Setup of P:
## cnn_accel
module cnn_accel (
    input  logic        clk,
    input  logic        rst,
    input  logic        wr_en,
    input  logic        wr_sel,      
    input  logic [5:0]  wr_addr,
    input  logic [7:0]  wr_data,
    input  logic        start,
    output logic        ready,
    output logic        out_valid,
    output logic [15:0] out_data
);
For scale: about 750 flip-flops, roughly 60000 um^2 of cells after synthesis.
make LEC_CHECK=0 ABC_AREA=1 CAP_MARGIN=20 CORE_MARGIN=2 CORE_UTILIZATION=72 CTS_CLUSTER_DIAMETER=231 MAX_ROUTING_LAYER=met4 PLACE_DENSITY_LB_ADDON=0.01 SETUP_SLACK_MARGIN=2.07 SLEW_MARGIN=20 finish   # period 7.2 ns
run.sh (not shown) runs the stock make flow with config.mk's settings and CLKGATE_MAP_FILE=.
Every stage of P finished as expected; the final checks, on the other hand, flagged setup timing, which means the layout fails.
For Q, these inputs were changed with respect to P:
- MAX_ROUTING_LAYER no longer set, was met4
- CTS_CLUSTER_DIAMETER no longer set, was 231
- ABC_AREA no longer set, was 1
- PLACE_DENSITY_LB_ADDON no longer set, was 0.01
- SETUP_SLACK_MARGIN no longer set, was 2.07
- CORE_UTILIZATION now 66, was 72
- the clock period (ns, I/O delays scaled along) now 12.1, was 7.2
### Flow results
In summary, Q completed successfully, with a layout that passed the timing, DRC and antenna checks.
In Q relative to P, post-route standard cell area excluding fillers had gone down by a few percent.
NOTE routed wire length P->Q decreased by more than 10%
[compare] base=P new=Q: clock share of power went down by 7.2 points; number of logic inverters in the finished layout fell by about 40%; final clock period utilization by the worst path shrank by 37 points; fill cell total of the finished layout went up by 1322.
The critical path capture point comes out u_conv.acc[13]$_DFF_PP0_ in one run and u_conv.acc[15]$_DFF_PP0_ in the other, namely in P and Q respectively.
Q vs P, instance count: Q lower
Horizontal die dimension: Q vs P up about 3.3%
Looking only at total clock network power, and setting everything else aside, the higher value of Q and P goes to P.


cnn_accel again, from the RTL that the note above started with.
clock: 10.3 ns
lec_check: 0
abc_area: 1
cap_margin: 20
core_margin: 2
core_utilization: 72
cts_cluster_size: 74
max_routing_layer: met4
place_density: 0.35
setup_slack_margin: 2.92
slew_margin: 20
Edit:
ABC_AREA = default   (was 1)
CTS_CLUSTER_SIZE = default   (was 74)
MAX_ROUTING_LAYER = default   (was met4)
PLACE_DENSITY = 0.66   (was 0.35)
SETUP_SLACK_MARGIN = default   (was 2.92)
clock period = 7.12 ns   (was 10.3 ns; I/O delays follow)
What happened: The new run finished but failed the layout checks on max-capacitance violations, max-slew violations, negative setup slack; total power climbs by 120%; first-iteration DRC count drops by about 30%; clock skew climbs by 0.010 ns; clock power climbs by about 60%; final area climbs by 3.0%; worst hold slack barely changes; cell count drops by 20%.
Edit:
CORE_UTILIZATION = 40   (was 72)
PLACE_DENSITY = default   (was 0.66)
clock period = 12.2 ns   (was 7.12 ns; I/O delays follow)
What happened: Now the flow completed without violations. Global-route usage falls by 21 points. Power falls by 47%. Non-clock buffer count falls by 354. Wire length falls by 3.0%. Via count falls by 7.7%.


== build 61 ==
cnn_accel again, from the RTL that the note above started with.
==> flow/config.mk <==
export PLATFORM = sky130hd
export DESIGN_NAME = cnn_accel
export DESIGN_NICKNAME = cnn_accel
export VERILOG_FILES = /design/flow/design.v
export SDC_FILE = /design/flow/constraint.sdc
export NUM_CORES = 4
export LEC_CHECK = 0
export CAP_MARGIN = 20
export CORE_MARGIN = 4
export CORE_UTILIZATION = 39
export GPL_ROUTABILITY_DRIVEN = 0
export GPL_TIMING_DRIVEN = 1
export PLACE_DENSITY_LB_ADDON = 0.19
export SETUP_SLACK_MARGIN = 2.38
export SLEW_MARGIN = 15
export TNS_END_PERCENT = 50
==> flow/constraint.sdc <==
create_clock -name core_clock -period 12.5 [get_ports {clk}]
set_input_delay 2.5000 -clock core_clock [delete_from_list [all_inputs] [get_ports {clk}]]
set_output_delay 2.5000 -clock core_clock [all_outputs]
set_load 0.01 [all_outputs]
Here is what was changed in the inputs of build 25 compared with build 61.
- CORE_UTILIZATION: 39 -> 40
- CORE_MARGIN: 4 -> 2
- TNS_END_PERCENT: 50 -> unset
- GPL_TIMING_DRIVEN: 1 -> unset
- SETUP_SLACK_MARGIN: 2.38 -> unset
- SLEW_MARGIN: 15 -> 20
- PLACE_DENSITY_LB_ADDON: 0.19 -> unset
- GPL_ROUTABILITY_DRIVEN: 0 -> unset
- the clock period (ns, I/O delays scaled along): 12.5 -> 8.27
### Flow results
On build 25: number of buffers outside the clock class in the layout is 20 higher than what build 61 gave.
Summary of the comparison: wire length is lower in build 25, relative to build 61.
The run showing the smaller final clock period utilization by the worst path is build 61.
Modified inputs, build 87 compared to build 25
- CTS_CLUSTER_SIZE newly set to 35
- CORE_UTILIZATION changed from 40 to 66
- the clock period (ns, I/O delays scaled along) changed from 8.27 to 6.18
## What came out
- Nothing crashed in build 87 and all stages finished; the problem is that the final layout failed, the offending checks being setup timing.
- Looking at global-route track usage on met3, build 87 sits 5.2 points higher than build 25 does.
- Of build 87 and build 25, the lower detailed placer's ending HPWL belongs to build 25.
- The count of port buffers added during placement was comparable across build 87 and build 25.
- Going from build 25 to build 87, sum of routed wire length over all layers now larger; worst setup margin now smaller.
- For build 25, the worst setup path startpoint was u_wbuf.buffer[6][1], unlike build 87, where it was u_wbuf.buffer[4][4].
The following lists how build 5 was set up differently from build 87:
- removing CTS_CLUSTER_SIZE (formerly 35)
- changing CORE_UTILIZATION from 66 to 40
- changing the clock period (ns, I/O delays scaled along) from 6.18 to 10.0
Findings:
Build 5 has completed all stages; timing, DRC and antenna checks passed. The cell type of the slowest stage on the worst timing path comes out sky130_fd_sc_hd__dfrtp_1 in one run and sky130_fd_sc_hd__fa_2 in the other, namely in build 5 and build 87 respectively. Compared build 5 against build 87; worst hold slack within noise. In build 5, the leakage dissipation came out 6.8% below the value in build 87. In build 5, the power in the clock group came out 39% below the value in build 87. Against build 87, build 5 comes in about 64% higher on die area. [compare] base=build 87 new=build 5: share of the core filled with cells lost 33 points, design area lost about 5%, combinational power lost 53%, fraction of standard cell area that is sequential picked up an extra 1.5 points.
Power and IR drop assume default switching activity.
